Design lascon_top, start of the top module:
module lascon_top #(
    parameter int LASCON_VARIANT = 0
)(
    input  logic                                clk,
    input  logic                                rst,
    input  logic [2:0]                          mode_i,      
    input  logic [31:0]                         xof_len_i,   
    input  logic                                start_i,     
    input  logic                                abort_i,     
    output logic                                busy_o,      
    output logic                                done_o,      
    output logic                                tag_fail_o,  
    input  logic [63:0]                         s_axis_tdata,   
    input  logic [7:0]                          s_axis_tkeep,   
    input  logic [3:0]                          s_axis_tuser,   
    input  logic                                s_axis_tlast,   
    input  logic                                s_axis_tvalid,  
    output logic                                s_axis_tready,  
    output logic [63:0]                         m_axis_tdata,   
    output logic [7:0]                          m_axis_tkeep,   
    output logic [3:0]                          m_axis_tuser,   
  ...
For scale: ~5800 cells after synthesis, about 0.049 mm² of cells after synthesis.
clock: 5.04 ns
lec_check: 0
cap_margin: 20
core_margin: 2
core_utilization: 63
cts_cluster_diameter: 32
cts_cluster_size: 35
setup_slack_margin: 1.5
slew_margin: 20
run.sh (not shown) runs the stock make flow with config.mk's settings and CLKGATE_MAP_FILE=.
The first run aborted during 5_1_grt.
Edit:
CORE_UTILIZATION = 59   (was 63)
CTS_CLUSTER_DIAMETER = unset   (was 32)
CTS_CLUSTER_SIZE = unset   (was 35)
SETUP_SLACK_MARGIN = unset   (was 1.5)
clock period = 3.78 ns   (was 5.04 ns; I/O delays follow)
Result:
- The new run failed in 5_1_grt (GRT-0116)
- die size climbs by 6.7%
- synthesized cell count is unchanged
- synthesized area is unchanged
Edit:
CORE_UTILIZATION = 16   (was 59)
SETUP_SLACK_MARGIN = 0.3   (was unset)
clock period = 6.76 ns   (was 3.78 ns; I/O delays follow)
What happened: The changed run produced a clean layout; area after synthesis stays the same; die area is higher to 3.6 times its value; synthesized cell count does not change.
Edit:
CORE_UTILIZATION = 72   (was 16)
CTS_CLUSTER_SIZE = 95   (was unset)
TNS_END_PERCENT = 5   (was unset)
clock period = 4.49 ns   (was 6.76 ns; I/O delays follow)
After rerunning: This time the run ended with an error in 5_1_grt. Synthesized area stays the same. Die size drops by 77%. Synthesized cell count does not change.

* * *

ember:
lascon_top again, from the RTL that the note above started with.
clock: 7.0 ns
lec_check: 0
cap_margin: 15
cell_pad_in_sites_global_placement: 2
core_aspect_ratio: 0.68
core_margin: 2
core_utilization: 26
cts_cluster_diameter: 332
cts_cluster_size: 12
gpl_timing_driven: 0
min_routing_layer: met2
slew_margin: 10
No final results exist for ember, since it was stopped by error GRT-0116 during global routing.
> inputs changed (ember -> maple)
==> flow/config.mk <==
export PLATFORM = sky130hd
export DESIGN_NAME = lascon_top
export DESIGN_NICKNAME = lascon_top
export VERILOG_FILES = /design/flow/design.v
export SDC_FILE = /design/flow/constraint.sdc
export NUM_CORES = 4
export LEC_CHECK = 0
export CAP_MARGIN = 20
export CORE_MARGIN = 2
export CORE_UTILIZATION = 57
export SETUP_SLACK_MARGIN = 0.3
export SLEW_MARGIN = 20
==> flow/constraint.sdc <==
create_clock -name core_clock -period 4.49 [get_ports {clk}]
set_input_delay 0.8980 -clock core_clock [delete_from_list [all_inputs] [get_ports {clk}]]
set_output_delay 0.8980 -clock core_clock [all_outputs]
set_load 0.01 [all_outputs]
Findings:
Taking maple over ember, the number of placement rows ratio works out to 0.817.
maple: GRT-0232 in global routing -> run aborted
Going from ember to maple, number of I/O port buffers climbed about 2%; global placement routability congestion dropped 0.035; number of post-CTS setup repair buffers climbed 117; chip footprint dropped about 54%.
Number of levels in the clock H-tree for maple: 1 up relative to ember
> inputs changed (maple -> xenon)
--- a/flow/config.mk
+++ b/flow/config.mk
@@ -9,3 +9,3 @@
 export CORE_MARGIN = 2
-export CORE_UTILIZATION = 57
+export CORE_UTILIZATION = 43
 export SETUP_SLACK_MARGIN = 0.3
==> flow/constraint.sdc <==
create_clock -name core_clock -period 4.35 [get_ports {clk}]
set_input_delay 0.8700 -clock core_clock [delete_from_list [all_inputs] [get_ports {clk}]]
set_output_delay 0.8700 -clock core_clock [all_outputs]
set_load 0.01 [all_outputs]
[summary]
Every stage of xenon finished as expected; the final checks, on the other hand, flagged negative setup slack, which means the layout fails.
STATUS post-DP HPWL: xenon loses against maple
As far as I/O pin total is concerned, xenon and maple perform about the same.
Die span in x: xenon > maple
Compared with maple, xenon shows a last weighted congestion value of the routability-driven placer that is 8.7% lower.
xenon: number of placement rows 17 above maple
Looking at post-CTS setup buffer count, xenon sits 57% lower than maple does.
Diff maple -> xenon: post-CTS resize count went down, pre-CTS setup slack moved down.
maple → xenon: CTS buffer count shows an increase of about 10%, area of the die shows an increase of about 32%.
The following lists how sierra was set up differently from xenon:
--- a/flow/config.mk
+++ b/flow/config.mk
@@ -9,3 +9,3 @@
 export CORE_MARGIN = 2
-export CORE_UTILIZATION = 43
+export CORE_UTILIZATION = 40
 export SETUP_SLACK_MARGIN = 0.3
==> flow/constraint.sdc <==
create_clock -name core_clock -period 7.0 [get_ports {clk}]
set_input_delay 1.4000 -clock core_clock [delete_from_list [all_inputs] [get_ports {clk}]]
set_output_delay 1.4000 -clock core_clock [all_outputs]
set_load 0.01 [all_outputs]
## What came out
- Across sierra and xenon, a clean result was obtained everywhere but in xenon.
- Nothing crashed in xenon and all stages finished; the problem is that the final layout failed, the offending checks being negative setup slack.
- Looking at combinational share of cell area, sierra sits above xenon.
- sierra has chip area above what xenon had.
- Delta (sierra minus xenon): number of vias per cell now sits higher, routed wire length now sits higher, total via count after detailed routing now sits lower, global-route wire length before repair now sits higher.

* * *

Starting RTL as in the previous note.
==> flow/config.mk <==
export PLATFORM = sky130hd
export DESIGN_NAME = lascon_top
export DESIGN_NICKNAME = lascon_top
export VERILOG_FILES = /design/flow/design.v
export SDC_FILE = /design/flow/constraint.sdc
export NUM_CORES = 4
export LEC_CHECK = 0
export CAP_MARGIN = 35
export CELL_PAD_IN_SITES_DETAIL_PLACEMENT = 0
export CORE_MARGIN = 2
export CORE_UTILIZATION = 53
export GPL_TIMING_DRIVEN = 1
export SLEW_MARGIN = 20
==> flow/constraint.sdc <==
create_clock -name core_clock -period 5.6 [get_ports {clk}]
set_input_delay 1.1200 -clock core_clock [delete_from_list [all_inputs] [get_ports {clk}]]
set_output_delay 1.1200 -clock core_clock [all_outputs]
set_load 0.01 [all_outputs]
The first run completed and failed the layout checks on setup timing.
Then changed:
CORE_MARGIN = 8   (was 2)
CORE_UTILIZATION = 24   (was 53)
GPL_TIMING_DRIVEN = 0   (was 1)
PLACE_DENSITY_LB_ADDON = 0.24   (was default)
clock period = 3.9 ns   (was 5.6 ns; I/O delays follow)
=> The changed run produced a layout that fails on setup timing. Power rose by 61%. Count of clock-buffer cells in the layout went up by 6. Clock power rises by 68%. Utilization is lower by 33 points. Sequential share of layout area shrinks by 3.3 points. Final area increases by 16%. Non-clock buffer count is higher by 120. Area after synthesis is unchanged. Global-route usage came out lower by 23 points.
Then changed:
CAP_MARGIN = 20   (was 35)
CELL_PAD_IN_SITES_DETAIL_PLACEMENT = default   (was 0)
CORE_MARGIN = 2   (was 8)
CORE_UTILIZATION = 68   (was 24)
CTS_CLUSTER_SIZE = 35   (was default)
GPL_TIMING_DRIVEN = default   (was 0)
PLACE_DENSITY_LB_ADDON = default   (was 0.24)
clock period = 6.02 ns   (was 3.9 ns; I/O delays follow)
After rerunning: Now the flow ended with an error in global routing. Area after synthesis is unchanged. Die area decreases by 66%. Synthesized cell count does not change.
No activity file was given, so power comes from the tool's default toggle rates.
